$ cat flow/run.sh
#!/bin/bash
# the make line also repeats each setting of config.mk as NAME=value (left out here)
make -C /OpenROAD-flow-scripts/flow DESIGN_CONFIG=/design/flow/config.mk WORK_HOME=/design/flow/orfs CLKGATE_MAP_FILE= finish
$ cat flow/constraint.sdc
create_clock -name core_clock -period 7.68 [get_ports {clk}]
set_input_delay 1.5360 -clock core_clock [delete_from_list [all_inputs] [get_ports {clk}]]
set_output_delay 1.5360 -clock core_clock [all_outputs]
set_load 0.01 [all_outputs]
$ cat flow/design.v
module aluCPU(
    input [15:0] data1,  
    input [15:0] data2,  
    input [1:0] sel,  
    output reg [15:0] result
); 
    parameter [1:0] 
        SUM = 2'b00,
        SUB = 2'b01,
        MUL = 2'b10;
    reg [31:0] mul_full;  
    always @(*) begin
        case(sel)
            SUM: begin
                result = data1 + data2;
            end
            SUB: begin
                result = data1 - data2;
            end
            MUL: begin
                mul_full = $signed(data1) * $signed(data2);  
                result = mul_full[15:0];  
            end
            default: result = 16'd0;  
        endcase 
    end 
endmodule 
module memoryCPU (
    input clock,
    input reset,  
    input regWrite,               
    input [3:0] write_reg_addr,   
    input [15:0] write_data,      
    input [3:0] read_reg_addr_1, 
    input [3:0] read_reg_addr_2, 
    output [15:0] read_data_1,    
    output [15:0] read_data_2     
);
    reg [15:0] register [0:15];  
    integer i;
    always @ (posedge clock or negedge reset) begin
        if (~reset) begin
            for (i = 0; i < 16; i = i + 1) begin
                register[i] <= 16'd0;
            end
        end
        else if (regWrite) begin   
            register[write_reg_addr] <= write_data;
        end
    end
    assign read_data_1 = register[read_reg_addr_1]; 
    assign read_data_2 = register[read_reg_addr_2];
endmodule
module lcd_controller (
    input clk,
    input reset_n,           
    input rst_n,             
    input start,            
    input [2:0] opcode,     
    input [3:0] reg_idx,    
    input signed [15:0] value, 
    output reg [7:0] lcd_data,
    output reg lcd_rs,      
    output wire lcd_rw,      
    output reg lcd_en,      
    output wire lcd_on,     
    output wire lcd_blon    
);
    assign lcd_rw = 1'b0; 
    assign lcd_on   = (state != STATE_IDLE);
    assign lcd_blon = (state != STATE_IDLE);
    localparam STATE_IDLE = 0, STATE_INIT = 1, STATE_READY = 2, 
               STATE_WRITE_LINE1 = 3, STATE_LINE2_ADDR = 4, STATE_WRITE_LINE2 = 5;
    reg [3:0] state; 
    reg [5:0] char_index; 
    reg [19:0] counter;
    reg wait_flag;
    reg [2:0] op_store;
    reg [3:0] reg_store;
    reg signed [15:0] val_store;
    reg first_boot; 
    reg [15:0] unsigned_val;
    reg is_negative;
    reg [3:0] digit_10000, digit_1000, digit_100, digit_10, digit_1;
    reg prev_reset_n;        
    reg system_active;       
    function [7:0] init_cmds(input [5:0] idx);
        case(idx)
            6'd0: init_cmds = 8'h38;
            6'd1: init_cmds = 8'h38;
            6'd2: init_cmds = 8'h0C;
            6'd3: init_cmds = 8'h01;
            6'd4: init_cmds = 8'h06;
            default: init_cmds = 8'h00;
        endcase
    endfunction
    function [39:0] get_op_string(input [2:0] op);
        case(op)
            3'b000: get_op_string = "LOAD ";
            3'b001: get_op_string = "ADD  ";
            3'b010: get_op_string = "ADDI ";
            3'b011: get_op_string = "SUB  ";
            3'b100: get_op_string = "SUBI ";
            3'b101: get_op_string = "MUL  ";
            3'b110: get_op_string = "CLEAR";
            3'b111: get_op_string = "DPL  ";
            default: get_op_string = "ERR  ";
        endcase
    endfunction
    always @(posedge clk) begin
      if (!rst_n) begin
        system_active <= 0;
        prev_reset_n <= 1;
        state <= STATE_IDLE;
        lcd_en <= 0;
      end else begin
        prev_reset_n <= reset_n;
        if (prev_reset_n == 1'b1 && reset_n == 1'b0) begin
            system_active <= ~system_active; 
        end
        if (system_active == 1'b0) begin
            state <= STATE_IDLE;
            lcd_en <= 0;
            wait_flag <= 0;
            counter <= 0;
            char_index <= 0;
            first_boot <= 1;  
        end 
        else begin
            if (state == STATE_IDLE) begin
                state <= STATE_INIT;
                char_index <= 0;
                wait_flag <= 0;
                first_boot <= 1;
            end
            else if (wait_flag) begin
                if (counter < 20'd2000) begin 
                    counter <= counter + 1;
                    if (counter == 20'd40) lcd_en <= 0; 
                end else begin
                    wait_flag <= 0;
                    counter <= 0;
                end
            end else begin
                case (state)
                    STATE_INIT: begin
                        lcd_rs <= 0;
                        lcd_data <= init_cmds(char_index);
                        lcd_en <= 1; 
                        wait_flag <= 1;
                        if (char_index < 4) 
                            char_index <= char_index + 1;
                        else begin
                            char_index <= 0;
                            op_store <= 3'b000;
                            reg_store <= 4'b0000;
                            val_store <= 16'd0;
                            unsigned_val <= 16'd0;
                            is_negative <= 0;
                            state <= STATE_WRITE_LINE1; 
                        end
                    end
                    STATE_READY: begin
                        if (start) begin
                            op_store <= opcode;
                            reg_store <= reg_idx;
                            val_store <= value;
                            if (value < 0) begin
                                is_negative <= 1;
                                unsigned_val <= -value;
                            end else begin
                                is_negative <= 0;
                                unsigned_val <= value;
                            end
                            lcd_rs <= 0;
                            lcd_data <= 8'h01; 
                            lcd_en <= 1;
                            wait_flag <= 1;
                            state <= STATE_WRITE_LINE1;
                            char_index <= 0;
                        end
                    end
                    STATE_WRITE_LINE1: begin
                        digit_10000 <= (unsigned_val / 10000) % 10;
                        digit_1000  <= (unsigned_val / 1000) % 10;
                        digit_100   <= (unsigned_val / 100) % 10;
                        digit_10    <= (unsigned_val / 10) % 10;
                        digit_1     <= (unsigned_val) % 10;
                        lcd_rs <= 1;
                        lcd_en <= 1;
                        wait_flag <= 1;
                        if (char_index < 5) begin
                            if (first_boot)
                                lcd_data <= " "; 
                            else
                                lcd_data <= get_op_string(op_store) >> (8 * (4 - char_index));
                        end 
                        else begin
                            if (op_store == 3'b110 && !first_boot) begin
                                lcd_data <= " ";
                            end else begin
                                if (char_index == 5) lcd_data <= " ";
                                else if (char_index == 6) lcd_data <= "[";
                                else if (char_index >= 7 && char_index <= 10) 
                                    lcd_data <= reg_store[10 - char_index] ? "1" : "0";
                                else if (char_index == 11) lcd_data <= "]";
                            end
                        end
                        if (char_index < 11)
                            char_index <= char_index + 1;
                        else begin
                            char_index <= 0;
                            if (op_store == 3'b110 && !first_boot) begin
                                state <= STATE_READY;
                            end else begin
                                state <= STATE_LINE2_ADDR;
                            end
                        end
                    end
                    STATE_LINE2_ADDR: begin
                        lcd_rs <= 0;
                        lcd_data <= 8'hC0;
                        lcd_en <= 1;
                        wait_flag <= 1;
                        state <= STATE_WRITE_LINE2;
                    end
                    STATE_WRITE_LINE2: begin
                        lcd_rs <= 1;
                        lcd_en <= 1;
                        wait_flag <= 1;
                        case(char_index)
                            0: lcd_data <= is_negative ? "-" : "+";
                            1: lcd_data <= 8'h30 + digit_10000;
                            2: lcd_data <= 8'h30 + digit_1000;
                            3: lcd_data <= 8'h30 + digit_100;
                            4: lcd_data <= 8'h30 + digit_10;
                            5: lcd_data <= 8'h30 + digit_1;
                        endcase
                        if (char_index < 5)
                            char_index <= char_index + 1;
                        else begin
                            first_boot <= 0;
                            state <= STATE_READY;
                        end
                    end
                endcase
            end
        end
      end
    end
endmodule
module miniCPU (
    input [17:0] switches,  
    input ligar,       
    input enviar,      
    input clk,         
    input rst_n,       
    output [7:0] LCD_DATA,
    output LCD_RS,
    output LCD_RW,
    output LCD_EN,
    output LCD_ON,
    output LCD_BLON
);
    wire [2:0] opcode = switches [17:15];
    wire [3:0] reg_dest = switches [14:11];
    wire [3:0] reg_input1 = switches[10:7];
    wire [3:0] reg_input2 = switches [6:3];
    wire signal = switches[6];
    wire [15:0] imediato_module = {10'd0, switches[5:0]};
    wire [15:0] imediato = (signal) ? (-imediato_module) : imediato_module;
    wire [15:0] mem_read_data1;
    wire [15:0] mem_read_data2;
    wire [15:0] alu_result;
    reg write_enable;
    reg [15:0] mem_write;
    reg [1:0] alu_selector;
    reg [15:0] alu_input_2;
    reg soft_reset; 
    wire memory_reset_signal = ligar & ~soft_reset;  
    parameter [2:0] LOAD = 3'b000, ADD = 3'b001, ADDI = 3'b010, SUB = 3'b011,
                    SUBI = 3'b100, MUL = 3'b101, CLEAR = 3'b110, DISPLAY = 3'b111;                   
    memoryCPU Memo (
        .clock(clk),
        .reset(memory_reset_signal),
        .regWrite(write_enable),
        .write_reg_addr(reg_dest),
        .write_data(mem_write),
        .read_reg_addr_1(reg_input1),
        .read_reg_addr_2(reg_input2),
        .read_data_1(mem_read_data1),
        .read_data_2(mem_read_data2)
    );
    aluCPU ALU (
        .data1(mem_read_data1),
        .data2(alu_input_2),
        .sel(alu_selector),
        .result(alu_result)
    );
    reg lcd_start_signal;
    reg [15:0] lcd_value_reg;
    reg [3:0] lcd_reg_idx;
    wire [3:0] current_lcd_reg_idx = (opcode == DISPLAY) ? reg_input1 : reg_dest;
    reg [15:0] current_lcd_value;
    lcd_controller LCD (
        .clk(clk),
        .reset_n(ligar),
        .rst_n(rst_n),
        .start(lcd_start_signal),
        .opcode(opcode),
        .reg_idx(lcd_reg_idx),   
        .value(lcd_value_reg),  
        .lcd_data(LCD_DATA),
        .lcd_rs(LCD_RS),
        .lcd_rw(LCD_RW),
        .lcd_en(LCD_EN),
        .lcd_on(LCD_ON),
        .lcd_blon(LCD_BLON)
    );
    always @(*) begin
        if (opcode == LOAD)
            current_lcd_value = imediato;
        else if (opcode == DISPLAY)
            current_lcd_value = mem_read_data1;
        else
            current_lcd_value = alu_result;
    end
    reg [2:0] state;
    parameter [2:0] IDLE = 3'd0, EXECUTE = 3'd1, WRITE = 3'd2, WAIT_RELEASE = 3'd3;                 
    always @(posedge clk or negedge ligar) begin 
        if (~ligar) begin
            state <= IDLE;
            write_enable <= 0;
            soft_reset <= 0;
            lcd_start_signal <= 0;
        end
        else begin
            case(state)
                IDLE: begin  
                    write_enable <= 0;
                    soft_reset <= 0;
                    lcd_start_signal <= 0;  
                    if (!enviar) begin
                        state <= EXECUTE;
                    end
                end
                EXECUTE: begin  
                    state <= WRITE;
                end
                WRITE: begin  
                    lcd_start_signal <= 1;  
                    if (opcode == CLEAR) begin
                        soft_reset <= 1;
                        write_enable <= 0;
                    end
                    else if (opcode != DISPLAY) begin
                        write_enable <= 1;
                    end
                    state <= WAIT_RELEASE;
                end
                WAIT_RELEASE: begin  
                    write_enable <= 0;  
                    soft_reset <= 0;  
                    lcd_start_signal <= 0;  
                    if (enviar) begin  
                        state <= IDLE;  
                    end
                end
            endcase
        end
    end
    always @(posedge clk) begin
        if (state == EXECUTE) begin
            case(opcode)
                ADD: begin alu_selector <= 2'b00; alu_input_2 <= mem_read_data2; end
                ADDI: begin alu_selector <= 2'b00; alu_input_2 <= imediato; end
                SUB: begin alu_selector <= 2'b01; alu_input_2 <= mem_read_data2; end
                SUBI: begin alu_selector <= 2'b01; alu_input_2 <= imediato; end
                MUL: begin alu_selector <= 2'b10; alu_input_2 <= imediato; end
                default: begin alu_selector <= 2'b00; alu_input_2 <= 16'd0; end
            endcase
        end
        if (state == WRITE) begin
            lcd_reg_idx <= current_lcd_reg_idx;
            lcd_value_reg <= current_lcd_value;
            if (opcode != CLEAR && opcode != DISPLAY) begin
                if (opcode == LOAD)
                    mem_write <= imediato;
                else
                    mem_write <= alu_result;
            end
        end
    end
endmodule
$ cat flow/config.mk
export PLATFORM = sky130hd
export DESIGN_NAME = miniCPU
export DESIGN_NICKNAME = miniCPU
export VERILOG_FILES = /design/flow/design.v
export SDC_FILE = /design/flow/constraint.sdc
export NUM_CORES = 4
export LEC_CHECK = 0
export CAP_MARGIN = 20
export CORE_ASPECT_RATIO = 0.72
export CORE_MARGIN = 2
export CORE_UTILIZATION = 72
export CTS_CLUSTER_SIZE = 37
export MAX_ROUTING_LAYER = met4
export PLACE_DENSITY = 0.65
export SETUP_SLACK_MARGIN = -0.64
export SLEW_MARGIN = 20
==> results.rst, run 1 <==
Metrics
=======

.. list-table::
   :header-rows: 1

   * - Metric
     - Value
   * - Compound Share, Synth
     - 0.237
   * - DP Cell Count
     - 5050
   * - Clock Tree Root
     - clkbuf_16
   * - Post-Syn Instances
     - 3892
   * - Number of clock buffers inserted by TritonCTS
     - 41
   * - Commonest cells in the synthesized netlist
     - 306 x nand2_1, 276 x nor2_1, 266 x mux2_2
   * - FP Util
     - 0.731
   * - Detail Placement HPWL
     - 98800 microns
   * - Yosys xor share
     - 0.0451
   * - Flip-flops with a built-in enable
     - 134
   * - Cts-stage hold buffer count
     - 0
   * - Simple-Gate Area Share
     - 0.169
   * - Num rows
     - 68
   * - Die W
     - 264 microns
   * - Core region area
     - 48000 sq um
   * - Share of synthesized cell area in full adder, half adder and majority cells
     - 0.0888
   * - Most used DFF post-synth
     - dfrtp_1
   * - Leading cell type by number of instances after synthesis
     - nand2_1
   * - Placer Congestion
     - 1.14
   * - Main area contributors after synthesis
     - dfrtp_1 19%, edfxtp_1 11%, mux2_2 8.5%, fa_1 4.6%, a22oi_1 4.3%
   * - Yosys stat cell total
     - 3892
   * - Portion of the post-synthesis area used by sequential elements
     - 0.317
   * - Number of buffers on the longest clock path
     - 3
   * - Run status
     - did not finish
   * - Multiplexer share of the synthesized area
     - 0.0952
   * - Share of Yosys cell area claimed by the top area cell type
     - 0.187
   * - Registers, synthesis
     - 422
   * - Total number of clock tree sinks
     - 422
   * - Synthesized area per cell
     - 9.01 sq um
   * - Last stage the flow got to
     - global routing
   * - First error in the log
     - [ERROR GRT-0232] Routing congestion too high. Check the congestion heatmap in the GUI.
   * - Warnings, synthesis
     - 5
   * - Port-buffer cells
     - 33
   * - Overflow left after global routing
     - 52
   * - Number of different library cells in the post-synthesis netlist
     - 121
   * - Largest area contributor in the synthesized netlist
     - dfrtp_1
   * - Post-synth design cell area
     - 35100 sq um
   * - Number of placed I/O pins
     - 35
   * - Maximum level of the CTS H-tree
     - 2
   * - Full die area
     - 50500 sq um
   * - Overall die height
     - 191 microns
   * - Share of flip-flops with an asynchronous set or reset after synthesis
     - 0.623
   * - Main logic family
     - AND-OR/OR-AND gates
   * - Combined global-route utilization of all metal layers
     - 0.801
   * - Yosys Chip Area
     - 35100 sq um
-- metrics by stage --
step | worst slack (ps) | util | hold WS (ps) | cell area, sq um
after floorplan | -769 | - | 427 | 35400
after global placement | -1310 | 0.858 | 460 | 41200
after detailed placement | -1400 | 0.858 | 471 | 41200
after CTS | -1090 | 0.901 | 500 | 43200
-- what timing repair did --
| item | in CTS |
|---|---|
| gates cloned | 1 |
| pin swaps | 35 |
| endpoints found under the setup margin | 18 |
| gates resized | 93 |
| hold endpoints to repair | 0 |
| setup buffers | 22 |
-- layer usage --
metal / GRT usage / GRT overflow
met4: 0.700 / 29
met3: 0.677 / 3
met2: 0.931 / 17
met5: - / -
met1: 0.812 / 3
==> run 2: changes to the inputs <==
Settings changed: CAP_MARGIN 20 to 15, CORE_ASPECT_RATIO 0.72 to unset, CORE_UTILIZATION 72 to 67, CTS_CLUSTER_SIZE 37 to unset, PLACE_DENSITY 0.65 to 0.61, SETUP_SLACK_MARGIN -0.64 to -0.51, TNS_END_PERCENT set to 95.
Clock period 7.68 ns to 6.82 ns, I/O delays scaled along.
==> run 2 against run 1 <==
Effect of this change: the flow again stops in global routing; die area up 7.3%; synthesized cell count unchanged; area after synthesis unchanged.
==> results.rst, run 2 <==
Metrics
=======

.. list-table::
   :header-rows: 1

   * - Metric
     - Value
   * - Compound Share, Synth
     - 0.237 (unchanged)
   * - Port-buffer cells
     - 33 (unchanged)
   * - Dpl cell area
     - 42100 sq um (+2.1%)
   * - Yosys Chip Area
     - 35100 sq um (unchanged)
   * - Number of placed I/O pins
     - 35 (unchanged)
   * - Multiplexer share of the synthesized area
     - 0.0952 (unchanged)
   * - Commonest cells in the synthesized netlist
     - 306 x nand2_1, 276 x nor2_1, 266 x mux2_2
   * - Number of buffers on the longest clock path
     - 3 (unchanged)
   * - Flip-flops with a built-in enable
     - 134 (unchanged)
   * - Number of clock buffers inserted by TritonCTS
     - 43 (+4.9%)
   * - Main area contributors after synthesis
     - dfrtp_1 19%, edfxtp_1 11%, mux2_2 8.5%, fa_1 4.6%, a22oi_1 4.3%
   * - Combined global-route utilization of all metal layers
     - 0.751
   * - Share of flip-flops with an asynchronous set or reset after synthesis
     - 0.623 (unchanged)
   * - Overall die height
     - 233 microns (+22%)
   * - First error in the log
     - [ERROR GRT-0232] Routing congestion too high. Check the congestion heatmap in the GUI.
   * - Simple-Gate Area Share
     - 0.169 (unchanged)
   * - Run status
     - did not finish
   * - Yosys xor share
     - 0.0451 (unchanged)
   * - Total number of clock tree sinks
     - 422 (unchanged)
   * - Detail Placement HPWL
     - 93400 microns (-5.4%)
   * - Yosys stat cell total
     - 3892 (unchanged)
   * - Num rows
     - 83 (+22%)
   * - Die W
     - 233 microns (-12%)
   * - Cts-stage hold buffer count
     - 0 (unchanged)
   * - Registers, synthesis
     - 422 (unchanged)
   * - Most used DFF post-synth
     - dfrtp_1
   * - Maximum level of the CTS H-tree
     - 2 (unchanged)
   * - Placer Congestion
     - 1.07 (-6.5%)
   * - Share of Yosys cell area claimed by the top area cell type
     - 0.187 (unchanged)
   * - FP Util
     - 0.681 (-0.0500)
   * - Warnings, synthesis
     - 5 (unchanged)
   * - Synthesized area per cell
     - 9.01 sq um (unchanged)
   * - Overflow left after global routing
     - 7
   * - Largest area contributor in the synthesized netlist
     - dfrtp_1
   * - Number of different library cells in the post-synthesis netlist
     - 121 (unchanged)
   * - Main logic family
     - AND-OR/OR-AND gates
   * - Portion of the post-synthesis area used by sequential elements
     - 0.317 (unchanged)
   * - Share of synthesized cell area in full adder, half adder and majority cells
     - 0.0888 (unchanged)
   * - Clock Tree Root
     - clkbuf_16
   * - Last stage the flow got to
     - global routing
   * - Leading cell type by number of instances after synthesis
     - nand2_1
   * - Post-Syn Instances
     - 3892 (unchanged)
   * - Full die area
     - 54200 sq um (+7.3%)
   * - Post-synth design cell area
     - 35100 sq um (unchanged)
   * - Core region area
     - 51500 sq um (+7.3%)
run 2: stage by stage:
| stage | hold slack (ps) | worst slack (ps) | cells |
|---|---|---|---|
| 3_5_place_dp | 491 | -1950 | 5163 |
| 4_1_cts | 519 | -1540 | 5316 |
| 3_3_place_gp | 459 | -1790 | 5163 |
| 2_1_floorplan | 427 | -1570 | 3901 |
run 2: per-layer routing:
| metal | track usage | overflow |
|---|---|---|
| met3 | 0.575 | 3 |
| met4 | 0.685 | 2 |
| met2 | 0.915 | 2 |
| met5 | - | - |
| met1 | 0.753 | 0 |
run 2: what timing repair did:
action,CTS
buffers inserted,90
pin swaps,178
gates resized,276
endpoints found under the setup margin,30
gates cloned,2
==> run 3: changes to the inputs <==
Settings changed: ABC_AREA set to 1, CAP_MARGIN 15 to 40, CELL_PAD_IN_SITES_DETAIL_PLACEMENT set to 1, CELL_PAD_IN_SITES_GLOBAL_PLACEMENT set to 2, CORE_ASPECT_RATIO set to 0.57, CORE_MARGIN 2 to 10, CORE_UTILIZATION 67 to 30, CTS_CLUSTER_SIZE set to 85, GPL_ROUTABILITY_DRIVEN set to 0, GPL_TIMING_DRIVEN set to 0, HOLD_SLACK_MARGIN set to 0.06, MIN_ROUTING_LAYER set to met2, PLACE_DENSITY 0.61 to unset, PLACE_DENSITY_LB_ADDON set to 0.17, SETUP_SLACK_MARGIN -0.51 to 3.3, SLEW_MARGIN 20 to 5, TNS_END_PERCENT 95 to 55.
Clock period 6.82 ns to 17.1 ns, I/O delays scaled along.
==> run 3 against run 2 <==
Effect of this change: the run again fails in global routing; area after synthesis shrank 2.6%; synthesized cell count rose by 24%; die area is 140% higher.
==> results.rst, run 3 <==
Metrics
=======

.. list-table::
   :header-rows: 1

   * - Metric
     - Value
   * - Overall die height
     - 275 microns (+18%)
   * - Main logic family
     - simple AND/OR/NAND/NOR gates
   * - Synthesized area per cell
     - 7.08 sq um (-21%)
   * - FP Util
     - 0.302 (-0.378)
   * - Maximum level of the CTS H-tree
     - 2 (unchanged)
   * - First error in the log
     - [ERROR GRT-0116] Global routing finished with congestion. Check the congestion regions in the DRC Viewer.
   * - Yosys Chip Area
     - 34100 sq um (-2.6%)
   * - Number of placed I/O pins
     - 35 (unchanged)
   * - Clock Tree Root
     - clkbuf_16
   * - Share of synthesized cell area in full adder, half adder and majority cells
     - 0.0861 (-0.00265)
   * - Largest area contributor in the synthesized netlist
     - dfrtp_1
   * - Run status
     - did not finish
   * - Post-Syn Instances
     - 4825 (+24%)
   * - Flip-flops with a built-in enable
     - 134 (unchanged)
   * - Leading cell type by number of instances after synthesis
     - nand2_1
   * - Post-synth design cell area
     - 34100 sq um (-2.6%)
   * - Simple-Gate Area Share
     - 0.295 (+0.126)
   * - Cts-stage hold buffer count
     - 0 (unchanged)
   * - Num rows
     - 93 (+12%)
   * - Most used DFF post-synth
     - dfrtp_1
   * - Commonest cells in the synthesized netlist
     - 1265 x nand2_1, 662 x inv_1, 485 x nor2_1
   * - Detail Placement HPWL
     - 135000 microns (+44%)
   * - Share of flip-flops with an asynchronous set or reset after synthesis
     - 0.623 (unchanged)
   * - Core region area
     - 113000 sq um (+120%)
   * - Share of Yosys cell area claimed by the top area cell type
     - 0.192 (+0.00500)
   * - Registers, synthesis
     - 422 (unchanged)
   * - Last stage the flow got to
     - global routing
   * - Yosys stat cell total
     - 4825 (+24%)
   * - DP Cell Count
     - 6439 (+25%)
   * - Number of buffers on the longest clock path
     - 3 (unchanged)
   * - Main area contributors after synthesis
     - dfrtp_1 19%, nand2_1 14%, edfxtp_1 12%, inv_1 7.3%, o21ai_0 6.7%
   * - Number of different library cells in the post-synthesis netlist
     - 80 (-34%)
   * - Die W
     - 467 microns (+100%)
   * - # Post-CTS Setup Buffers
     - 0 (-100%)
   * - Overflow left after global routing
     - 830
   * - Full die area
     - 128000 sq um (+140%)
   * - Post-cts resize count
     - 0 (-100%)
   * - Combined global-route utilization of all metal layers
     - 0.556
   * - Yosys xor share
     - 0.0333 (-0.0118)
   * - Portion of the post-synthesis area used by sequential elements
     - 0.325 (+0.00848)
   * - Number of clock buffers inserted by TritonCTS
     - 47 (+9.3%)
   * - Warnings, synthesis
     - 5 (unchanged)
   * - Compound Share, Synth
     - 0.155 (-0.0823)
   * - Port-buffer cells
     - 32 (-3.0%)
   * - Total number of clock tree sinks
     - 422 (unchanged)
   * - Multiplexer share of the synthesized area
     - 0.000293 (-0.0949)
-- run 3: metal layers --
layer  GRT overflow  track usage
met5              -            -
met4             16        0.253
met3            795        0.727
met2             19        0.568
met1              -            -
-- run 3: stage by stage --
step / utilization / area, sq um / worst slack (ps)
after CTS: 0.342 / 38700 / 3970
after floorplan: - / 34200 / 4420
after global placement: 0.322 / 36400 / -1100
after detailed placement: 0.328 / 37100 / 3390
==> run 4: changes to the inputs <==
Settings changed: CELL_PAD_IN_SITES_DETAIL_PLACEMENT 1 to 2, CELL_PAD_IN_SITES_GLOBAL_PLACEMENT 2 to unset, GPL_ROUTABILITY_DRIVEN 0 to unset, GPL_TIMING_DRIVEN 0 to unset, HOLD_SLACK_MARGIN 0.06 to 0.13, MIN_ROUTING_LAYER met2 to unset, SETUP_SLACK_MARGIN 3.3 to 2.45, TNS_END_PERCENT 55 to 5.
==> run 4 against run 3 <==
Effect of this change: the run now finishes clean; die area is the same; synthesized cell count did not move; area after synthesis stayed put.
==> results.rst, run 4 <==
Flow metrics
------------

.. list-table::
   :header-rows: 1

   * - Metric
     - Value
   * - Overall die height
     - 275 microns (unchanged)
   * - Share of Yosys cell area claimed by the top area cell type
     - 0.192 (unchanged)
   * - Starting DRC count in detailed routing
     - 3009
   * - DR DRC count
     - 0
   * - Yosys Chip Area
     - 34100 sq um (unchanged)
   * - Placer Congestion
     - 0.970
   * - Part of the power in registers
     - 0.339
   * - Power in sequential cells
     - 1.39 mW
   * - Relative slew margins
     - 0.315
   * - Finished layout cell area
     - 37900 sq um
   * - Number of clock buffers inserted by TritonCTS
     - 47 (unchanged)
   * - Worst supply voltage drop on vdd
     - 0.0000751 V
   * - Worst skew pair latency
     - 650 ps
   * - Arrival time reported for the critical path endpoint
     - 13130 ps
   * - Number of placed I/O pins
     - 35 (unchanged)
   * - Registers, synthesis
     - 422 (unchanged)
   * - CTS tree
     - done
   * - Endpoint of the worst setup timing path
     - lcd_value_reg[15]
   * - Combinational group power
     - 1.65 mW
   * - FP Util
     - 0.302 (unchanged)
   * - Warning total across the stage logs
     - 38
   * - Share of the core filled with cells
     - 0.336
   * - Cts-stage hold buffer count
     - 0 (unchanged)
   * - Core region area
     - 113000 sq um (unchanged)
   * - Pint
     - 2.34 mW
   * - Area of all sequential standard cells
     - 11100 sq um
   * - Worst setup startpoint
     - switches[9]
   * - Post-synth design cell area
     - 34100 sq um (unchanged)
   * - Count of maximum capacitance violations
     - 0
   * - Clock Tree Root
     - clkbuf_16
   * - Cell count along the critical path
     - 40
   * - Commonest cells in the synthesized netlist
     - 1265 x nand2_1, 662 x inv_1, 485 x nor2_1
   * - Count of final hold-check violations
     - 0
   * - Dpl cell area
     - 36400 sq um (-2.0%)
   * - Post-cts resize count
     - 0 (unchanged)
   * - Routed WL per cell
     - 23.6 microns
   * - Clock network power share
     - 0.260
   * - Multiplexer share of the synthesized area
     - 0.000293 (unchanged)
   * - Net count of the finished layout
     - 5048
   * - Part of the cycle the worst path needs
     - 0.748
   * - Number of buffers on the longest clock path
     - 3 (unchanged)
   * - Critical Setup Path Class
     - in2reg
   * - Fill cells
     - 13500
   * - Worst R2R Path Depth
     - 54
   * - Flip-flops with a built-in enable
     - 134 (unchanged)
   * - Clock-pin slew on the worst setup and hold paths
     - 70 ps
   * - Leakage
     - 17.9 nW
   * - Combined global-route utilization of all metal layers
     - 0.236
   * - Final Setup Violations
     - 0
   * - Yosys stat cell total
     - 4825 (unchanged)
   * - Maximum level of the CTS H-tree
     - 2 (unchanged)
   * - Pin count of the biggest net entering global routing
     - 63
   * - Max incr delay on CP
     - 660 ps
   * - Most used DFF post-synth
     - dfrtp_1
   * - Portion of the post-synthesis area used by sequential elements
     - 0.325 (unchanged)
   * - Tightest Hold Check Type
     - reg2async
   * - Num rows
     - 93 (unchanged)
   * - Yosys xor share
     - 0.0333 (unchanged)
   * - Number of different library cells in the post-synthesis netlist
     - 80 (unchanged)
   * - Vias in the first global route
     - 36400
   * - Register-to-register setup slack
     - 4310 ps
   * - Crit-path leading delay family
     - adder cells
   * - Number of antenna violations at the first check in global routing
     - 4
   * - WP data required
     - 17440 ps
   * - Comb. cell area
     - 19500 sq um
   * - Switching share of power
     - 0.431
   * - Full die area
     - 128000 sq um (unchanged)
   * - Die W
     - 467 microns (unchanged)
   * - Biggest consumer
     - combinational cells
   * - Clock tree skew after final layout
     - 56.9 ps
   * - Synthesized area per cell
     - 7.08 sq um (unchanged)
   * - Number of detailed-routing iterations run before antenna repair
     - 5
   * - Run status
     - finished clean
   * - Share of flip-flops with an asynchronous set or reset after synthesis
     - 0.623 (unchanged)
   * - Antenna-violating nets left
     - 0
   * - Slew @ Worst Pin
     - 1020 ps
   * - Net switching power figure
     - 1.77 mW
   * - Final critical delay including setup and external delays
     - 12790 ps
   * - Wirelength, routed
     - 151000 microns
   * - Growth of design area from synthesis to finish
     - 11.1%
   * - Smallest hold slack
     - 211 ps
   * - Setup repair after global routing missed its margin
     - false
   * - Post-Syn Instances
     - 4825 (unchanged)
   * - Vias per cell
     - 5.45
   * - Combinational power share
     - 0.401
   * - Critical Path End Type
     - register
   * - Simple-Gate Area Share
     - 0.295 (unchanged)
   * - Detail Placement HPWL
     - 121000 microns (-10%)
   * - Maximum clock frequency
     - 78.2 MHz
   * - Worst r2r src
     - LCD.unsigned_val[13]
   * - Largest area contributor in the synthesized netlist
     - dfrtp_1
   * - Via Count
     - 34900
   * - Warnings, synthesis
     - 5 (unchanged)
   * - Share of synthesized cell area in full adder, half adder and majority cells
     - 0.0861 (unchanged)
   * - Worst Setup Start Kind
     - input port
   * - Port-buffer cells
     - 33 (+3.1%)
   * - Slowest cell on crit path
     - nor2_1
   * - Power density of the placed cells
     - 108 nW/um^2
   * - Compound Share, Synth
     - 0.155 (unchanged)
   * - First-pass GRT wire length
     - 230000 microns
   * - Total number of clock tree sinks
     - 422 (unchanged)
   * - # Post-CTS Setup Buffers
     - 0 (unchanged)
   * - Overflow left after global routing
     - 0
   * - Setup Total Neg Slack
     - 0 ps
   * - Main area contributors after synthesis
     - dfrtp_1 19%, nand2_1 14%, edfxtp_1 12%, inv_1 7.3%, o21ai_0 6.7%
   * - Leading cell type by number of instances after synthesis
     - nand2_1
   * - CP Buf/Inv Count
     - 9
   * - Worst flop-to-flop path endpoint
     - LCD.digit_10[2]
   * - Maximum fanout along the worst path
     - 10
   * - Clock network power consumption
     - 1.07 mW
   * - Final max-slew violation count
     - 0
   * - Worst path most repeated cell
     - nor2_1
   * - Main logic family
     - simple AND/OR/NAND/NOR gates
## run 4: layout make-up
class	count	area share
diodes	4	0.000264
clock buffers	66	0.0361
clock inverters	21	0.00554
inverters	753	0.0748
multi-input cells	3511	0.515
flip-flops and latches	422	0.293
well taps	1520	0.0501
repair buffers	104	0.0259
## run 4: metal layers
metal	vias up	wire (microns)	global-route usage
li1	15800	-	-
met1	17900	77900	0.359
met2	1035	58900	0.319
met3	142	12000	0.0491
met4	0	2370	0.0379
met5	-	0	-
## run 4: stage by stage
| step | power (mW) | cells | setup slack [ps] |
|---|---|---|---|
| 2_1_floorplan | 2.34 | 4834 | 4420 |
| 3_3_place_gp | 2.90 | 6296 | 4420 |
| 3_5_place_dp | 3.02 | 6310 | 4090 |
| 4_1_cts | 4.10 | 6397 | 4460 |
| 5_1_grt | 4.39 | 6397 | 3090 |
| 6_report | 4.11 | 6401 | 4310 |
==> run 5: changes to the inputs <==
Settings changed: ABC_AREA 1 to unset, CAP_MARGIN 40 to 20, CELL_PAD_IN_SITES_DETAIL_PLACEMENT 2 to unset, CORE_ASPECT_RATIO 0.57 to unset, CORE_MARGIN 10 to 2, CORE_UTILIZATION 30 to 65, CTS_CLUSTER_SIZE 85 to unset, HOLD_SLACK_MARGIN 0.13 to unset, PLACE_DENSITY_LB_ADDON 0.17 to unset, SETUP_SLACK_MARGIN 2.45 to 1.82, SLEW_MARGIN 5 to 20, TNS_END_PERCENT 5 to unset.
Clock period 17.1 ns to 6.73 ns, I/O delays scaled along.
==> run 5 against run 4 <==
Effect of this change: the run now fails in global routing; area after synthesis grew 2.7%; die area shrank 56%; synthesized cell count shrank 19%.
==> results.rst, run 5 <==
Metrics
=======

.. list-table::
   :header-rows: 1

   * - Metric
     - Value
   * - Run status
     - did not finish
   * - Last stage the flow got to
     - global routing
   * - First error in the log
     - [ERROR GRT-0232] Routing congestion too high. Check the congestion heatmap in the GUI.
   * - Number of placed I/O pins
     - 35 (unchanged)
   * - Core region area
     - 53600 sq um (-53%)
   * - Registers, synthesis
     - 422 (unchanged)
   * - Portion of the post-synthesis area used by sequential elements
     - 0.317 (-0.00848)
   * - Detail Placement HPWL
     - 95900 microns (-21%)
   * - Most used DFF post-synth
     - dfrtp_1
   * - FP Util
     - 0.654 (+0.352)
   * - Share of flip-flops with an asynchronous set or reset after synthesis
     - 0.623 (unchanged)
   * - Maximum level of the CTS H-tree
     - 2 (unchanged)
   * - Flip-flops with a built-in enable
     - 134 (unchanged)
   * - Leading cell type by number of instances after synthesis
     - nand2_1
   * - Num rows
     - 85 (-8.6%)
   * - Die W
     - 236 microns (-49%)
   * - Number of clock buffers inserted by TritonCTS
     - 42 (-11%)
   * - Combined global-route utilization of all metal layers
     - 0.786
   * - Main area contributors after synthesis
     - dfrtp_1 19%, edfxtp_1 11%, mux2_2 8.5%, fa_1 4.6%, a22oi_1 4.3%
   * - Main logic family
     - AND-OR/OR-AND gates
   * - Warnings, synthesis
     - 5 (unchanged)
   * - Compound Share, Synth
     - 0.237 (+0.0823)
   * - Simple-Gate Area Share
     - 0.169 (-0.126)
   * - Synthesized area per cell
     - 9.01 sq um (+27%)
   * - Placer Congestion
     - 1.08 (+11%)
   * - Total number of clock tree sinks
     - 422 (unchanged)
   * - Post-Syn Instances
     - 3892 (-19%)
   * - Clock Tree Root
     - clkbuf_16
   * - Overflow left after global routing
     - 103
   * - Port-buffer cells
     - 33 (unchanged)
   * - Largest area contributor in the synthesized netlist
     - dfrtp_1
   * - Number of different library cells in the post-synthesis netlist
     - 121 (+51%)
   * - Full die area
     - 55800 sq um (-56%)
   * - Commonest cells in the synthesized netlist
     - 306 x nand2_1, 276 x nor2_1, 266 x mux2_2
   * - Post-synth design cell area
     - 35100 sq um (+2.7%)
   * - Yosys stat cell total
     - 3892 (-19%)
   * - Share of synthesized cell area in full adder, half adder and majority cells
     - 0.0888 (+0.00265)
   * - Overall die height
     - 236 microns (-14%)
   * - Number of buffers on the longest clock path
     - 3 (unchanged)
   * - Dpl cell area
     - 42900 sq um (+18%)
   * - Share of Yosys cell area claimed by the top area cell type
     - 0.187 (-0.00500)
   * - Multiplexer share of the synthesized area
     - 0.0952 (+0.0949)
   * - Cts-stage hold buffer count
     - 0 (unchanged)
   * - Yosys xor share
     - 0.0451 (+0.0118)
   * - Yosys Chip Area
     - 35100 sq um (+2.7%)
==> run 5: per-stage QoR <==
step	hold WS, ps	std cells	TNS [ps]	setup slack [ps]	power, mW
2_1_floorplan	427	3901	-20330	-1530	8.00
3_3_place_gp	454	5199	-42380	-1820	10.2
3_5_place_dp	457	5200	-50690	-2160	10.7
4_1_cts	472	5356	-28060	-1700	14.7
==> run 5: routing by layer <==
| metal | GRT overflow | GRT usage |
|---|---|---|
| met1 | 6 | 0.775 |
| met5 | - | - |
| met4 | 44 | 0.722 |
| met2 | 51 | 0.935 |
| met3 | 2 | 0.650 |
==> run 5: timing repair <==
item / 4_1_cts
setup buffers: 80
endpoints found under the setup margin: 45
cloned: 0
gates resized: 300
pin swaps: 157
==> run 6: changes to the inputs <==
Settings changed: CAP_MARGIN 20 to 15, CORE_UTILIZATION 65 to 67, MAX_ROUTING_LAYER met4 to unset, PLACE_DENSITY set to 0.61, SETUP_SLACK_MARGIN 1.82 to 1.26, TNS_END_PERCENT set to 95.
Clock period 6.73 ns to 10.1 ns, I/O delays scaled along.
==> run 6 against run 5 <==
Effect of this change: the run now finishes clean; area after synthesis unchanged; die area decreased by 2.9%; synthesized cell count unchanged.
==> results.rst, run 6 <==
Flow metrics
------------

.. list-table::
   :header-rows: 1

   * - Metric
     - Value
   * - Warning total across the stage logs
     - 46
   * - Registers, synthesis
     - 422 (unchanged)
   * - Share of Yosys cell area claimed by the top area cell type
     - 0.187 (unchanged)
   * - Arrival time reported for the critical path endpoint
     - 9550 ps
   * - Largest area contributor in the synthesized netlist
     - dfrtp_1
   * - Number of antenna violations at the first check in global routing
     - 2
   * - Antenna-violating nets left
     - 0
   * - Cell count along the critical path
     - 39
   * - Simple-Gate Area Share
     - 0.169 (unchanged)
   * - Yosys xor share
     - 0.0451 (unchanged)
   * - Fill cells
     - 3318
   * - Compound Share, Synth
     - 0.237 (unchanged)
   * - Number of different library cells in the post-synthesis netlist
     - 121 (unchanged)
   * - CTS tree
     - done
   * - Number of buffers on the longest clock path
     - 3 (unchanged)
   * - Clock network power consumption
     - 1.57 mW
   * - CP Buf/Inv Count
     - 10
   * - Worst path most repeated cell
     - buf_6
   * - Max incr delay on CP
     - 490 ps
   * - FP Util
     - 0.681 (+0.0266)
   * - Worst r2r src
     - LCD.unsigned_val[13]
   * - Worst skew pair latency
     - 570 ps
   * - Power in sequential cells
     - 2.68 mW
   * - Number of placed I/O pins
     - 35 (unchanged)
   * - Main logic family
     - AND-OR/OR-AND gates
   * - Flip-flops with a built-in enable
     - 134 (unchanged)
   * - Worst Setup Start Kind
     - register
   * - Num rows
     - 83 (-2.4%)
   * - Net switching power figure
     - 3.34 mW
   * - Leakage
     - 17.0 nW
   * - Clock network power share
     - 0.193
   * - Core region area
     - 51500 sq um (-3.9%)
   * - Routed WL per cell
     - 27.0 microns
   * - Maximum fanout along the worst path
     - 10
   * - Warnings, synthesis
     - 5 (unchanged)
   * - Yosys Chip Area
     - 35100 sq um (unchanged)
   * - Wirelength, routed
     - 128000 microns
   * - Critical Path End Type
     - register
   * - Vias per cell
     - 7.47
   * - Port-buffer cells
     - 33 (unchanged)
   * - Placer Congestion
     - 1.01 (-6.2%)
   * - Maximum level of the CTS H-tree
     - 2 (unchanged)
   * - Biggest consumer
     - combinational cells
   * - Cts-stage hold buffer count
     - 0 (unchanged)
   * - Worst setup startpoint
     - LCD.unsigned_val[13]
   * - Clock Tree Root
     - clkbuf_16
   * - Yosys stat cell total
     - 3892 (unchanged)
   * - Count of final hold-check violations
     - 0
   * - Worst supply voltage drop on vdd
     - 0.000329 V
   * - Clock tree skew after final layout
     - 27.7 ps
   * - Overall die height
     - 233 microns (-1.5%)
   * - Worst hold path startpoint
     - alu_selector[0]
   * - Starting DRC count in detailed routing
     - 5545
   * - Worst Hold Path Cells
     - 2
   * - Combinational group power
     - 3.86 mW
   * - Slowest cell on crit path
     - nor4_1
   * - Setup Total Neg Slack
     - 0 ps
   * - Run status
     - finished clean
   * - Number of clock buffers inserted by TritonCTS
     - 40 (-4.8%)
   * - Full die area
     - 54200 sq um (-2.9%)
   * - Part of the cycle the worst path needs
     - 0.916
   * - Worst slack, placed
     - 135 ps (+2290 ps)
   * - Worst flop-to-flop path endpoint
     - LCD.digit_10[3]
   * - Worst R2R Path Depth
     - 39
   * - Slew @ Worst Pin
     - 1380 ps
   * - Pin count of the biggest net entering global routing
     - 178
   * - Portion of the post-synthesis area used by sequential elements
     - 0.317 (unchanged)
   * - Power density of the placed cells
     - 199 nW/um^2
   * - Leading cell type by number of instances after synthesis
     - nand2_1
   * - First-pass GRT wire length
     - 191000 microns
   * - Post-synth design cell area
     - 35100 sq um (unchanged)
   * - Part of the power in registers
     - 0.331
   * - Growth of design area from synthesis to finish
     - 16.2%
   * - Overflow left after global routing
     - 0
   * - Detail Placement HPWL
     - 84100 microns (-12%)
   * - Net count of the finished layout
     - 4247
   * - Final max-slew violation count
     - 0
   * - Combined global-route utilization of all metal layers
     - 0.452
   * - Vias in the first global route
     - 33900
   * - Endpoint of the worst setup timing path
     - LCD.digit_10[3]
   * - Multiplexer share of the synthesized area
     - 0.0952 (unchanged)
   * - Final setup margin
     - 846 ps
   * - Die W
     - 233 microns (-1.5%)
   * - Crit-path leading delay family
     - AND-OR/OR-AND gates
   * - Count of maximum capacitance violations
     - 0
   * - Final Setup Violations
     - 0
   * - Main area contributors after synthesis
     - dfrtp_1 19%, edfxtp_1 11%, mux2_2 8.5%, fa_1 4.6%, a22oi_1 4.3%
   * - Clock-pin slew on the worst setup and hold paths
     - 70 ps
   * - Maximum clock frequency
     - 108 MHz
   * - Synthesized area per cell
     - 9.01 sq um (unchanged)
   * - WP data required
     - 10400 ps
   * - Register-to-register setup slack
     - 850 ps
   * - Final critical delay including setup and external delays
     - 9250 ps
   * - Switching share of power
     - 0.412
   * - Total number of clock tree sinks
     - 422 (unchanged)
   * - Commonest cells in the synthesized netlist
     - 306 x nand2_1, 276 x nor2_1, 266 x mux2_2
   * - Share of flip-flops with an asynchronous set or reset after synthesis
     - 0.623 (unchanged)
   * - Setup repair after global routing missed its margin
     - true
   * - Relative slew margins
     - 0.0768
   * - Pint
     - 4.77 mW
   * - Post-Syn Instances
     - 3892 (unchanged)
   * - Via Count
     - 35500
   * - DR DRC count
     - 0
   * - Share of synthesized cell area in full adder, half adder and majority cells
     - 0.0888 (unchanged)
   * - Combinational power share
     - 0.476
   * - Most used DFF post-synth
     - dfrtp_1
   * - WHS Endpoint
     - alu_selector[0]
   * - Tightest Hold Check Type
     - reg2reg
   * - Number of detailed-routing iterations run before antenna repair
     - 9
   * - Critical Setup Path Class
     - reg2reg
==> run 6: per-stage QoR <==
step | util | instances | hold slack [ps] | area (sq um) | power, mW
final | 0.791 | 4750 | 492 | 40700 | 8.10
after global routing | 0.791 | 4749 | 504 | 40700 | 8.48
after CTS | 0.764 | 4683 | 488 | 39400 | 7.87
after detailed placement | 0.716 | 4558 | 461 | 36900 | 6.27
after global placement | 0.716 | 4558 | 458 | 36900 | 6.10
after floorplan | - | 3901 | 427 | 35100 | 5.13
==> run 6: routing by layer <==
metal | wire [microns] | GRT usage | up-vias
met3 | 17000 | 0.124 | 913
li1 | - | - | 14900
met2 | 56400 | 0.706 | 2979
met1 | 45600 | 0.574 | 16700
met5 | 32 | 0 | -
met4 | 9330 | 0.241 | 4
==> run 6: final cells by class <==
cell class	instances	area, sq um	share of cell area
multi-input combinational	3055	23900	0.586
sequential	422	11100	0.273
timing repair buffer	344	2910	0.0714
clock buffer	56	1190	0.0293
tap	680	851	0.0209
inverter	175	668	0.0164
clock inverter	17	140	0.00344
antenna	1	2.50	0.0000614
==> run 6: timing repair <==
| action | 4_1_cts | 5_1_grt |
|---|---|---|
| setup endpoints to repair | 23 | 22 |
| endpoints found under the hold margin | 0 | 0 |
| buffers inserted | 50 | 63 |
| gates resized | 149 | 180 |
| cloned | 2 | 1 |
| pin swaps | 45 | 86 |
==> run 7: changes to the inputs <==
Settings changed: CAP_MARGIN 15 to 20, CORE_UTILIZATION 67 to 72, PLACE_DENSITY 0.61 to 0.66, SETUP_SLACK_MARGIN 1.26 to unset, TNS_END_PERCENT 95 to unset.
Clock period 10.1 ns to 20.0 ns, I/O delays scaled along.
==> run 7 against run 6 <==
Effect of this change: sequential cell count did not move; utilization fell by 1.1 points; final area fell by 8.2%; die area fell by 6.8%; clock skew rose by 17 ps; synthesized cell count did not move; area after synthesis did not move; global-route usage rose by 2.1 points; fmax fell by 23%; critical path type unchanged; largest power group unchanged.
==> results.rst, run 7 <==
Flow metrics
------------

.. list-table::
   :header-rows: 1

   * - Metric
     - Value
   * - Crit-path leading delay family
     - AND-OR/OR-AND gates
   * - Number of diodes
     - 0 (-1)
   * - Count of final hold-check violations
     - 0 (unchanged)
   * - Routed WL per cell
     - 27.5 microns (+1.7%)
   * - Placer Congestion
     - 1.06 (+4.6%)
   * - Share of flip-flops with an asynchronous set or reset after synthesis
     - 0.623 (unchanged)
   * - Leakage
     - 15.5 nW (-8.9%)
   * - Vias per cell
     - 7.71 (+3.2%)
   * - Warnings, synthesis
     - 5 (unchanged)
   * - Simple-Gate Area Share
     - 0.169 (unchanged)
   * - Compound Share, Synth
     - 0.237 (unchanged)
   * - Combinational power share
     - 0.453 (-0.023)
   * - Number of clock buffers inserted by TritonCTS
     - 42 (+5.0%)
   * - FP Util
     - 0.731 (+0.0506)
   * - Post-cts resize count
     - 0 (-100%)
   * - Arrival time reported for the critical path endpoint
     - 12380 ps (+2830 ps)
   * - Post-Syn Instances
     - 3892 (unchanged)
   * - Worst R2R Path Depth
     - 34 (-13%)
   * - WHS Endpoint
     - LCD.lcd_en
   * - Share of the core filled with cells
     - 0.780 (-0.0112)
   * - Worst hold path startpoint
     - LCD.lcd_en
   * - Portion of the post-synthesis area used by sequential elements
     - 0.317 (unchanged)
   * - Number of different library cells in the post-synthesis netlist
     - 121 (unchanged)
   * - Worst setup startpoint
     - LCD.unsigned_val[14]
   * - Main area contributors after synthesis
     - dfrtp_1 19%, edfxtp_1 11%, mux2_2 8.5%, fa_1 4.6%, a22oi_1 4.3%
   * - Final critical delay including setup and external delays
     - 12090 ps (+2830 ps)
   * - Die W
     - 225 microns (-3.5%)
   * - Number of antenna violations at the first check in global routing
     - 0 (-2)
   * - Register-to-register setup slack
     - 7910 ps (+7070 ps)
   * - Combinational group power
     - 1.82 mW (-53%)
   * - Yosys stat cell total
     - 3892 (unchanged)
   * - Net switching power figure
     - 1.64 mW (-51%)
   * - Antenna-violating nets left
     - 0 (unchanged)
   * - Clock Tree Root
     - clkbuf_16
   * - Full die area
     - 50500 sq um (-6.8%)
   * - Worst path most repeated cell
     - a211oi_1
   * - Yosys Chip Area
     - 35100 sq um (unchanged)
   * - Flip-flops with a built-in enable
     - 134 (unchanged)
   * - Cts-stage hold buffer count
     - 0 (unchanged)
   * - Total number of clock tree sinks
     - 422 (unchanged)
   * - Relative slew margins
     - 0.138 (+0.0616)
   * - Num rows
     - 80 (-3.6%)
   * - Share of synthesized cell area in full adder, half adder and majority cells
     - 0.0888 (unchanged)
   * - Clock network power consumption
     - 832 uW (-47%)
   * - Net count of the finished layout
     - 4011 (-5.6%)
   * - Worst r2r src
     - LCD.unsigned_val[14]
   * - Worst Hold Path Cells
     - 2 (unchanged)
   * - Run status
     - finished clean
   * - Power in sequential cells
     - 1.36 mW (-49%)
   * - Wirelength, routed
     - 122000 microns (-4.7%)
   * - Worst Setup Start Kind
     - register
   * - Detail Placement HPWL
     - 82400 microns (-2.0%)
   * - Maximum fanout along the worst path
     - 29 (+19)
   * - Combined global-route utilization of all metal layers
     - 0.473 (+0.0206)
   * - Worst skew pair latency
     - 600 ps (+30 ps)
   * - Power density of the placed cells
     - 107 nW/um^2 (-46%)
   * - First-pass GRT wire length
     - 186000 microns (-2.5%)
   * - Overall die height
     - 225 microns (-3.5%)
   * - Final Setup Violations
     - 0 (unchanged)
   * - Critical Setup Path Class
     - reg2reg
   * - Share of Yosys cell area claimed by the top area cell type
     - 0.187 (unchanged)
   * - Number of placed I/O pins
     - 35 (unchanged)
   * - Part of the power in registers
     - 0.340 (+0.009)
   * - Commonest cells in the synthesized netlist
     - 306 x nand2_1, 276 x nor2_1, 266 x mux2_2
   * - Switching share of power
     - 0.409 (-0.00294)
   * - Leading cell type by number of instances after synthesis
     - nand2_1
   * - Number of detailed-routing iterations run before antenna repair
     - 14 (+5)
   * - # Post-CTS Setup Buffers
     - 0 (-100%)
   * - Main logic family
     - AND-OR/OR-AND gates
   * - Slowest cell on crit path
     - edfxtp_1
   * - Pint
     - 2.37 mW (-50%)
   * - Registers, synthesis
     - 422 (unchanged)
   * - Smallest hold slack
     - 482 ps (-10.3 ps)
   * - Multiplexer share of the synthesized area
     - 0.0952 (unchanged)
   * - DR DRC count
     - 0 (unchanged)
   * - Clock-pin slew on the worst setup and hold paths
     - 70 ps (about the same)
   * - Tightest Hold Check Type
     - reg2reg
   * - Maximum level of the CTS H-tree
     - 2 (unchanged)
   * - Cell count along the critical path
     - 34 (-13%)
   * - CTS tree
     - done
   * - WP data required
     - 20300 ps (+9900 ps)
   * - Slew @ Worst Pin
     - 1290 ps (-92.3 ps)
   * - Max incr delay on CP
     - 980 ps (+490 ps)
   * - Number of buffers on the longest clock path
     - 3 (unchanged)
   * - Endpoint of the worst setup timing path
     - LCD.digit_10[3]
   * - Yosys xor share
     - 0.0451 (unchanged)
   * - Setup Total Neg Slack
     - 0 ps (unchanged)
   * - Vias in the first global route
     - 33000 (-2.6%)
   * - Via Count
     - 34300 (-3.3%)
   * - Setup repair after global routing missed its margin
     - false
   * - Part of the cycle the worst path needs
     - 0.604 (-0.312)
   * - Power, Total
     - 4.02 mW (-50%)
   * - Comb. cell area
     - 22500 sq um (-5.9%)
   * - Clock network power share
     - 0.207 (+0.014)
   * - Final max-slew violation count
     - 0 (unchanged)
   * - Count of maximum capacitance violations
     - 0 (unchanged)
   * - Area of all sequential standard cells
     - 11100 sq um (about the same)
   * - Growth of design area from synthesis to finish
     - 6.63%
   * - Worst supply voltage drop on vdd
     - 0.000156 V (-53%)
   * - Biggest consumer
     - combinational cells
   * - Fill cells
     - 3076 (-7.3%)
   * - Most used DFF post-synth
     - dfrtp_1
   * - Overflow left after global routing
     - 0 (unchanged)
   * - Largest area contributor in the synthesized netlist
     - dfrtp_1
   * - Critical Path End Type
     - register
   * - Port-buffer cells
     - 33 (unchanged)
   * - Synthesized area per cell
     - 9.01 sq um (unchanged)
   * - Warning total across the stage logs
     - 42 (-8.7%)
   * - Post-synth design cell area
     - 35100 sq um (unchanged)
   * - Worst flop-to-flop path endpoint
     - LCD.digit_10[3]
   * - Starting DRC count in detailed routing
     - 5391 (-2.8%)
   * - Clock tree skew after final layout
     - 45.0 ps (+17.3 ps)
   * - Maximum clock frequency
     - 82.7 MHz (-23%)
   * - Pin count of the biggest net entering global routing
     - 180 (+1.1%)
   * - Core region area
     - 47900 sq um (-6.9%)
   * - CP Buf/Inv Count
     - 2 (-8)
## run 7: per-layer routing
layer / vias to the layer above / GRT usage / wire (microns)
met5: - / 0 / 0
met1: 16100 / 0.598 / 42800
met2: 3027 / 0.731 / 53400
li1: 14400 / - / -
met3: 806 / 0.135 / 17200
met4: 0 / 0.270 / 8890
## run 7: final cells by class
class,count,area share
multi-input cells,3054,0.601
flip-flops and latches,422,0.297
clock buffers,58,0.0324
repair buffers,107,0.0250
well taps,615,0.0206
inverters,175,0.0176
clock inverters,20,0.00613
## run 7: per-stage QoR
step                      cells  setup slack (ps)  cell area, sq um
after detailed placement   4369              8190             35900
final                      4451              7910             37400
after floorplan            3901              30.8             35100
after CTS                  4447              8520             37300
after global routing       4451              7350             37400
after global placement     4369              8360             35900
==> run 8: changes to the inputs <==
Settings changed: ABC_AREA set to 1, CAP_MARGIN 20 to 15, CORE_UTILIZATION 72 to 66, CTS_CLUSTER_SIZE set to 37, PLACE_DENSITY 0.66 to unset, SETUP_SLACK_MARGIN set to -0.58, TNS_END_PERCENT set to 95.
Clock period 20.0 ns to 7.56 ns, I/O delays scaled along.
==> run 8 against run 7 <==
Effect of this change: the run now fails in global routing; synthesized cell count rose by 24%; die area is 6.1% higher; area after synthesis fell by 2.6%.
==> results.rst, run 8 <==
Metrics
=======

.. list-table::
   :header-rows: 1

   * - Metric
     - Value
   * - Run status
     - did not finish
   * - Last stage the flow got to
     - global routing
   * - Num rows
     - 83 (+3.8%)
   * - FP Util
     - 0.667 (-0.0643)
   * - Dpl cell area
     - 39500 sq um (+10%)
   * - Leading cell type by number of instances after synthesis
     - nand2_1
   * - Worst slack, placed
     - -1720 ps (-9910 ps)
   * - Clock Tree Root
     - clkbuf_16
   * - Commonest cells in the synthesized netlist
     - 1265 x nand2_1, 662 x inv_1, 485 x nor2_1
   * - Warnings, synthesis
     - 5 (unchanged)
   * - Share of flip-flops with an asynchronous set or reset after synthesis
     - 0.623 (unchanged)
   * - Simple-Gate Area Share
     - 0.295 (+0.126)
   * - Number of placed I/O pins
     - 35 (unchanged)
   * - Portion of the post-synthesis area used by sequential elements
     - 0.325 (+0.00848)
   * - DP Cell Count
     - 6040 (+38%)
   * - Placer Congestion
     - 1.08 (+2.5%)
   * - Main area contributors after synthesis
     - dfrtp_1 19%, nand2_1 14%, edfxtp_1 12%, inv_1 7.3%, o21ai_0 6.7%
   * - Yosys xor share
     - 0.0333 (-0.0118)
   * - Number of different library cells in the post-synthesis netlist
     - 80 (-34%)
   * - Share of synthesized cell area in full adder, half adder and majority cells
     - 0.0861 (-0.00265)
   * - Compound Share, Synth
     - 0.155 (-0.0823)
   * - Detail Placement HPWL
     - 89200 microns (+8.3%)
   * - Main logic family
     - simple AND/OR/NAND/NOR gates
   * - Number of clock buffers inserted by TritonCTS
     - 44 (+4.8%)
   * - Yosys Chip Area
     - 34100 sq um (-2.6%)
   * - Core region area
     - 51200 sq um (+6.8%)
   * - Number of buffers on the longest clock path
     - 3 (unchanged)
   * - Largest area contributor in the synthesized netlist
     - dfrtp_1
   * - Synthesized area per cell
     - 7.08 sq um (-21%)
   * - Total number of clock tree sinks
     - 422 (unchanged)
   * - Yosys stat cell total
     - 4825 (+24%)
   * - Post-Syn Instances
     - 4825 (+24%)
   * - Die W
     - 231 microns (+3.0%)
   * - Most used DFF post-synth
     - dfrtp_1
   * - Overall die height
     - 231 microns (+3.0%)
   * - Full die area
     - 53600 sq um (+6.1%)
   * - Post-synth design cell area
     - 34100 sq um (-2.6%)
   * - Port-buffer cells
     - 33 (unchanged)
   * - Multiplexer share of the synthesized area
     - 0.000293 (-0.0949)
   * - Flip-flops with a built-in enable
     - 134 (unchanged)
   * - Registers, synthesis
     - 422 (unchanged)
   * - Share of Yosys cell area claimed by the top area cell type
     - 0.192 (+0.00500)
   * - Maximum level of the CTS H-tree
     - 2 (unchanged)
   * - Cts-stage hold buffer count
     - 0 (unchanged)
==> run 8: what timing repair did <==
item | CTS
setup endpoints to repair | 18
pin swaps | 69
gates resized | 171
gates cloned | 3
buffers inserted | 62
==> run 8: per-stage QoR <==
step                hold slack [ps]  TNS [ps]
CTS                             488    -12230
detailed placement              472    -29900
floorplan                       428     -3520
global placement                452    -23330
==> run 9: changes to the inputs <==
Settings changed: CAP_MARGIN 15 to 40, CELL_PAD_IN_SITES_DETAIL_PLACEMENT set to 2, CORE_ASPECT_RATIO set to 0.57, CORE_MARGIN 2 to 10, CORE_UTILIZATION 66 to 30, CTS_CLUSTER_SIZE 37 to 85, MAX_ROUTING_LAYER set to met4, MIN_ROUTING_LAYER set to met2, PLACE_DENSITY_LB_ADDON set to 0.17, SETUP_SLACK_MARGIN -0.58 to 3.3, SLEW_MARGIN 20 to 5, TNS_END_PERCENT 95 to 5.
Clock period 7.56 ns to 17.1 ns, I/O delays scaled along.
==> run 9 against run 8 <==
Effect of this change: now clean on timing, DRC and antenna; synthesized cell count stayed put; die area is 140% higher; area after synthesis stayed put.
==> results.rst, run 9 <==
Flow metrics
------------

.. list-table::
   :header-rows: 1

   * - Metric
     - Value
   * - Overflow left after global routing
     - 0
   * - Post-Syn Instances
     - 4825 (unchanged)
   * - WHS Endpoint
     - Memo.register[14][6]
   * - Compound Share, Synth
     - 0.155 (unchanged)
   * - Post-cts resize count
     - 0 (-100%)
   * - Crit-path leading delay family
     - simple AND/OR/NAND/NOR gates
   * - Critical Setup Path Class
     - in2reg
   * - Biggest consumer
     - combinational cells
   * - Clock tree skew after final layout
     - 61.9 ps
   * - Count of maximum capacitance violations
     - 0
   * - Growth of design area from synthesis to finish
     - 12.9%
   * - Clock network power share
     - 0.264
   * - Multiplexer share of the synthesized area
     - 0.000293 (unchanged)
   * - Slowest cell on crit path
     - nor2_1
   * - Clock network power consumption
     - 1.15 mW
   * - Number of clock buffers inserted by TritonCTS
     - 48 (+9.1%)
   * - Commonest cells in the synthesized netlist
     - 1265 x nand2_1, 662 x inv_1, 485 x nor2_1
   * - Endpoint of the worst setup timing path
     - lcd_value_reg[14]
   * - Simple-Gate Area Share
     - 0.295 (unchanged)
   * - Registers, synthesis
     - 422 (unchanged)
   * - Met2 Wirelength
     - 77200 microns
   * - Number of detailed-routing iterations run before antenna repair
     - 27
   * - Starting DRC count in detailed routing
     - 8415
   * - Critical Path End Type
     - register
   * - Number of antenna violations at the first check in global routing
     - 0
   * - Full die area
     - 128000 sq um (+140%)
   * - Net switching power figure
     - 1.97 mW
   * - Share of flip-flops with an asynchronous set or reset after synthesis
     - 0.623 (unchanged)
   * - Final critical delay including setup and external delays
     - 13620 ps
   * - Detail Placement HPWL
     - 124000 microns (+39%)
   * - Power in sequential cells
     - 1.41 mW
   * - Total number of clock tree sinks
     - 422 (unchanged)
   * - Main logic family
     - simple AND/OR/NAND/NOR gates
   * - Count of final hold-check violations
     - 0
   * - Final Setup Violations
     - 0
   * - Tightest Hold Check Type
     - reg2reg
   * - Relative slew margins
     - 0.293
   * - Post-synth design cell area
     - 34100 sq um (unchanged)
   * - Cell count along the critical path
     - 31
   * - Clock-pin slew on the worst setup and hold paths
     - 100 ps
   * - Combinational power share
     - 0.413
   * - Core region area
     - 113000 sq um (+120%)
   * - Fill cells
     - 13400
   * - Number of different library cells in the post-synthesis netlist
     - 80 (unchanged)
   * - Number of placed I/O pins
     - 35 (unchanged)
   * - CTS tree
     - done
   * - Clock Tree Root
     - clkbuf_16
   * - Worst Hold Path Cells
     - 2
   * - Overall die height
     - 275 microns (+19%)
   * - Wirelength, routed
     - 174000 microns
   * - Switching share of power
     - 0.452
   * - Power density of the placed cells
     - 113 nW/um^2
   * - Yosys xor share
     - 0.0333 (unchanged)
   * - Share of synthesized cell area in full adder, half adder and majority cells
     - 0.0861 (unchanged)
   * - Portion of the post-synthesis area used by sequential elements
     - 0.325 (unchanged)
   * - Worst skew pair latency
     - 690 ps
   * - Leading cell type by number of instances after synthesis
     - nand2_1
   * - Setup Total Neg Slack
     - 0 ps
   * - Port-buffer cells
     - 33 (unchanged)
   * - Max incr delay on CP
     - 770 ps
   * - Part of the cycle the worst path needs
     - 0.796
   * - Setup repair after global routing missed its margin
     - false
   * - Cts-stage hold buffer count
     - 0 (unchanged)
   * - Placer Congestion
     - 1.07 (-1.7%)
   * - Largest area contributor in the synthesized netlist
     - dfrtp_1
   * - Yosys stat cell total
     - 4825 (unchanged)
   * - Combined global-route utilization of all metal layers
     - 0.430
   * - Synthesized area per cell
     - 7.08 sq um (unchanged)
   * - Maximum fanout along the worst path
     - 10
   * - Slew @ Worst Pin
     - 1060 ps
   * - Maximum level of the CTS H-tree
     - 2 (unchanged)
   * - Net count of the finished layout
     - 5083
   * - Arrival time reported for the critical path endpoint
     - 14030 ps
   * - Share of Yosys cell area claimed by the top area cell type
     - 0.192 (unchanged)
   * - Run status
     - finished clean
   * - Top metal layer carrying routed signals
     - met4
   * - Vias in the first global route
     - 56200
   * - Worst R2R Path Depth
     - 59
   * - Worst supply voltage drop on vdd
     - 0.0000979 V
   * - Worst hold path startpoint
     - Memo.register[14][6]
   * - Routed WL per cell
     - 26.9 microns
   * - WP data required
     - 17510 ps
   * - # Post-CTS Setup Buffers
     - 0 (-100%)
   * - Flip-flops with a built-in enable
     - 134 (unchanged)
   * - Vias per cell
     - 7.51
   * - Num rows
     - 93 (+12%)
   * - Routed length on met1
     - 0 microns
   * - Leakage
     - 18.2 nW
   * - Warnings, synthesis
     - 5 (unchanged)
   * - Wire length on met3
     - 82100 microns
   * - Most used DFF post-synth
     - dfrtp_1
   * - Final setup margin
     - 3480 ps
   * - Die W
     - 467 microns (+100%)
   * - Pin count of the biggest net entering global routing
     - 61
   * - Worst Setup Start Kind
     - input port
   * - Yosys Chip Area
     - 34100 sq um (unchanged)
   * - Worst flop-to-flop path endpoint
     - LCD.digit_10[1]
   * - Antenna-violating nets left
     - 0
   * - Number of buffers on the longest clock path
     - 3 (unchanged)
   * - Worst setup startpoint
     - switches[9]
   * - Via Count
     - 48600
   * - Register-to-register setup slack
     - 4500 ps
   * - FP Util
     - 0.302 (-0.365)
   * - Warning total across the stage logs
     - 38
   * - Worst r2r src
     - LCD.unsigned_val[14]
   * - Main area contributors after synthesis
     - dfrtp_1 19%, nand2_1 14%, edfxtp_1 12%, inv_1 7.3%, o21ai_0 6.7%
   * - Worst slack, placed
     - 4100 ps (+5820 ps)
   * - Pint
     - 2.39 mW
   * - Final max-slew violation count
     - 0
   * - Maximum clock frequency
     - 73.4 MHz
   * - Combinational group power
     - 1.80 mW
   * - First-pass GRT wire length
     - 261000 microns
   * - Part of the power in registers
     - 0.324
   * - DR DRC count
     - 0
   * - CP Buf/Inv Count
     - 8
==> run 9: area by class of cell <==
| class | count | area [sq um] | share of cell area |
|---|---|---|---|
| flip-flops and latches | 422 | 11100 | 0.288 |
| clock buffers | 65 | 1360 | 0.0352 |
| inverters | 753 | 2840 | 0.0736 |
| multi-input cells | 3511 | 19500 | 0.507 |
| diodes | 33 | 82.6 | 0.00214 |
| well taps | 1520 | 1900 | 0.0494 |
| repair buffers | 138 | 1440 | 0.0372 |
| clock inverters | 25 | 263 | 0.00682 |
==> run 9: metrics by stage <==
stage	area, sq um	utilization	std cells	total power [mW]	hold WS [ps]
finish	38500	0.341	6467	4.36	484
global placement	36100	0.320	6295	2.87	460
global route	38400	0.340	6434	4.60	511
floorplan	34200	-	4834	2.34	428
CTS	38200	0.338	6413	4.09	481
detailed placement	36600	0.324	6323	2.97	470
==> run 9: metal layers <==
layer | vias to the layer above | track usage
met5 | - | -
met4 | 0 | 0.100
met3 | 1573 | 0.615
met2 | 14800 | 0.443
met1 | 16300 | -
li1 | 15800 | -
Power is estimated from default activity; no workload was simulated.
